==> inputs of job 4163 <==
==> flow/design.v (excerpt) <==
module mainModule(
		input clk, input reset,
		output [31:0] imem_addr, input [31:0] imem_data,
		output wb_alu_we, output [2:0] wb_alu_rd, output [31:0] wb_alu_data,
		output wb_mem_we, output [2:0] wb_mem_rd, output [7:0] wb_mem_data,
		output [3:0] flags
	);
Settings: LEC_CHECK=0, ABC_AREA=0, CAP_MARGIN=20, CELL_PAD_IN_SITES_GLOBAL_PLACEMENT=2, CORE_ASPECT_RATIO=1.07, CORE_MARGIN=2, CORE_UTILIZATION=34, MIN_ROUTING_LAYER=met2, SLEW_MARGIN=20; clock period 9.64 ns.
run.sh (not shown) runs the stock make flow with config.mk's settings and CLKGATE_MAP_FILE=.
==> job 4496 (differences from job 4163) <==
==> flow/config.mk (replaced) <==
export PLATFORM = sky130hd
export DESIGN_NAME = mainModule
export DESIGN_NICKNAME = mainModule
export VERILOG_FILES = /design/flow/design.v
export SDC_FILE = /design/flow/constraint.sdc
export NUM_CORES = 4
export LEC_CHECK = 0
export CAP_MARGIN = 20
export CORE_MARGIN = 2
export CORE_UTILIZATION = 70
export CTS_CLUSTER_SIZE = 37
export PLACE_DENSITY = 0.6
export SLEW_MARGIN = 20
==> flow/constraint.sdc (replaced) <==
create_clock -name core_clock -period 5.0 [get_ports {clk}]
set_input_delay 1.0000 -clock core_clock [delete_from_list [all_inputs] [get_ports {clk}]]
set_output_delay 1.0000 -clock core_clock [all_outputs]
set_load 0.01 [all_outputs]
==> job 5400 (differences from job 4163) <==
==> flow/config.mk (replaced) <==
export PLATFORM = sky130hd
export DESIGN_NAME = mainModule
export DESIGN_NICKNAME = mainModule
export VERILOG_FILES = /design/flow/design.v
export SDC_FILE = /design/flow/constraint.sdc
export NUM_CORES = 4
export LEC_CHECK = 0
export CAP_MARGIN = 20
export CORE_MARGIN = 2
export CORE_UTILIZATION = 64
export SETUP_SLACK_MARGIN = 1.98
export SLEW_MARGIN = 20
==> flow/constraint.sdc (replaced) <==
create_clock -name core_clock -period 7.38 [get_ports {clk}]
set_input_delay 1.4760 -clock core_clock [delete_from_list [all_inputs] [get_ports {clk}]]
set_output_delay 1.4760 -clock core_clock [all_outputs]
set_load 0.01 [all_outputs]
==> summary of the runs <==
Power, highest first: job 4496, job 5400, job 4163. First-iteration DRC count: job 4163 > job 4496 > job 5400. Sequential power, highest first: job 4496, job 5400, job 4163. Sequential share of layout area, lowest first: job 4496, job 4163, job 5400. Between job 4496 and job 5400, the lower register-to-register slack is in job 4496 (gap 2700 ps). In job 4496 the die area is smaller than in job 4163, by 51%. Job 4163 went through all stages and came out clean. Job 5400 completed with no timing, DRC or antenna violations. Job 4496 produced a layout that fails on negative setup slack. In area after synthesis, job 4163 and job 4496 do not differ. Flip-flop count is the same in job 5400 and job 4163.


==> sierra: inputs <==
Starting RTL as in the previous note.
==> flow/design.v (excerpt) <==
module mainModule(
		input clk, input reset,
		output [31:0] imem_addr, input [31:0] imem_data,
		output wb_alu_we, output [2:0] wb_alu_rd, output [31:0] wb_alu_data,
		output wb_mem_we, output [2:0] wb_mem_rd, output [7:0] wb_mem_data,
		output [3:0] flags
	);
	wire IF_flush, ID_flush, EX_flush; 
	wire pcWrite, p1_pipeline_regWrite;
	wire p2_pipeline_regWrite, p2_pipeline_stall;
	wire hu_pcWrite, hu_p1_regWrite, hu_stall;
	wire p3_pipeline_regWrite = 1'b1;
	wire [1:0]  f_mem_reg_rn_sel, f_alu_reg_rm_sel, f_alu_reg_rn_sel;	 
	wire [1:0] f_mem_reg_rd_sel;
	wire f_memStage_mem_rd_sel;
	wire [31:0] p2_pc_branchTarget, pc_jumpTarget; 
	wire [1:0] pcSrc;
	wire [15:0] p1_aluInstr, p1_memInstr;  
	wire [31:0] p1_pc_plus4;
	IFStage the_IFStage(
		clk, reset, p1_pipeline_regWrite, IF_flush, 
		pcWrite, 	p2_pc_branchTarget, pc_jumpTarget, 
		pcSrc,  
		p1_aluInstr, p1_memInstr, p1_pc_plus4,
		imem_addr, imem_data
	);
	wire p2_memRead, p2_memWrite, p2_alu_regWrite, p2_mem_regWrite, p2_flag_regWrite;
	wire p2_aluOp, p2_aluSrcB;
	wire p2_isBranch, p2_isJump; 
	wire p3_memRead, p3_memWrite, p3_alu_regWrite, p3_mem_regWrite;
	wire p4_alu_regWrite, p4_mem_regWrite;
	wire [2:0] p2_alu_rm, p2_alu_rn, p2_alu_rd, p2_mem_rn, p2_mem_rd;
	wire [2:0] p3_alu_rd, p3_mem_rd;
	wire [2:0] p4_alu_rd, p4_mem_rd;
	wire [31:0] p2_alu_reg_rm, p2_alu_reg_rn, p2_mem_reg_rn, p2_mem_reg_rd;  
	wire [31:0] p2_alu_imm, p2_memOffset;
	wire [7:0] p3_mem_reg_rd;
	wire [31:0] p3_alu_aluOut, p3_mem_address;
	wire [31:0] p4_alu_aluOut, p4_mem_memOut;
	wire [31:0] f_mem_reg_rn_1, f_mem_reg_rn_2, f_mem_reg_rn_3;	 
	wire [7:0] f_mem_reg_rd_1, f_mem_reg_rd_2, f_mem_reg_rd_3;		 
	wire [31:0] f_alu_reg_rm_1, f_alu_reg_rm_2, f_alu_reg_rm_3;	 
	wire [31:0] f_alu_reg_rn_1, f_alu_reg_rn_2, f_alu_reg_rn_3; 	 
	wire [7:0] f_memStage_mem_reg_rd;	
	assign f_mem_reg_rn_1 = p3_alu_aluOut; assign f_mem_reg_rn_2 = p4_alu_aluOut; assign f_mem_reg_rn_3 = p4_mem_memOut;
  ...
export LEC_CHECK = 0
export CAP_MARGIN = 20
export CORE_MARGIN = 2
export CORE_UTILIZATION = 72
export CTS_CLUSTER_DIAMETER = 373
export CTS_CLUSTER_SIZE = 14
export PLACE_DENSITY_LB_ADDON = 0.08
export SETUP_SLACK_MARGIN = 1.61
export SLEW_MARGIN = 20
export TNS_END_PERCENT = 5
create_clock -name core_clock -period 5.61 [get_ports {clk}]
==> fjord: changes against sierra <==
- CORE_ASPECT_RATIO: not set -> 0.5
- CTS_CLUSTER_DIAMETER: 373 -> 352
- CTS_CLUSTER_SIZE: 14 -> 100
- PLACE_DENSITY: not set -> 0.41
- PLACE_DENSITY_LB_ADDON: 0.08 -> not set
- SETUP_SLACK_MARGIN: 1.61 -> 1.0
- TNS_END_PERCENT: 5 -> not set
==> flow/constraint.sdc (replaced) <==
create_clock -name core_clock -period 3.31 [get_ports {clk}]
set_input_delay 0.6620 -clock core_clock [delete_from_list [all_inputs] [get_ports {clk}]]
set_output_delay 0.6620 -clock core_clock [all_outputs]
set_load 0.01 [all_outputs]
==> delta: changes against sierra <==
- CORE_UTILIZATION: 72 -> 40
- CTS_CLUSTER_DIAMETER: 373 -> not set
- CTS_CLUSTER_SIZE: 14 -> not set
- PLACE_DENSITY: not set -> 0.6
- PLACE_DENSITY_LB_ADDON: 0.08 -> not set
- SETUP_SLACK_MARGIN: 1.61 -> not set
- TNS_END_PERCENT: 5 -> not set
==> flow/constraint.sdc (replaced) <==
create_clock -name core_clock -period 10.0 [get_ports {clk}]
set_input_delay 2.0000 -clock core_clock [delete_from_list [all_inputs] [get_ports {clk}]]
set_output_delay 2.0000 -clock core_clock [all_outputs]
set_load 0.01 [all_outputs]
==> maple: changes against sierra <==
- ABC_AREA: not set -> 1
- CTS_CLUSTER_DIAMETER: 373 -> 352
- CTS_CLUSTER_SIZE: 14 -> 100
- PLACE_DENSITY: not set -> 0.41
- PLACE_DENSITY_LB_ADDON: 0.08 -> not set
- SETUP_SLACK_MARGIN: 1.61 -> 1.0
- TNS_END_PERCENT: 5 -> not set
==> flow/constraint.sdc (replaced) <==
create_clock -name core_clock -period 3.31 [get_ports {clk}]
set_input_delay 0.6620 -clock core_clock [delete_from_list [all_inputs] [get_ports {clk}]]
set_output_delay 0.6620 -clock core_clock [all_outputs]
set_load 0.01 [all_outputs]
==> summary of the runs <==
In sierra the sequential power is higher than in delta, by about 80%.
Of sierra and delta, delta has the higher count of clock-buffer cells in the layout (gap 53).
Synthesized area: fjord is smaller than maple (about 0.7%).
Between sierra and delta, the lower combinational power is in delta (gap 99%, measured against delta).
Of sierra and delta, sierra has the higher worst hold slack (gap 0.0052 ns).
Cell count: sierra is lower than delta (6.1%).
Sequential cell count is the same in delta and sierra.
Cell area: sierra is larger than delta (about 1.5%).
delta ran to the end with no violations. fjord stopped in global routing (5_1_grt). maple failed in global routing (5_1_grt). sierra finished but fails on negative setup slack.
Against sierra, the critical path depth of delta is lower by 1.
Between sierra and delta, the lower via count is in delta (gap 8.6%, measured against delta).
Power figures rest on the tool's default switching activity, not on a simulated workload.
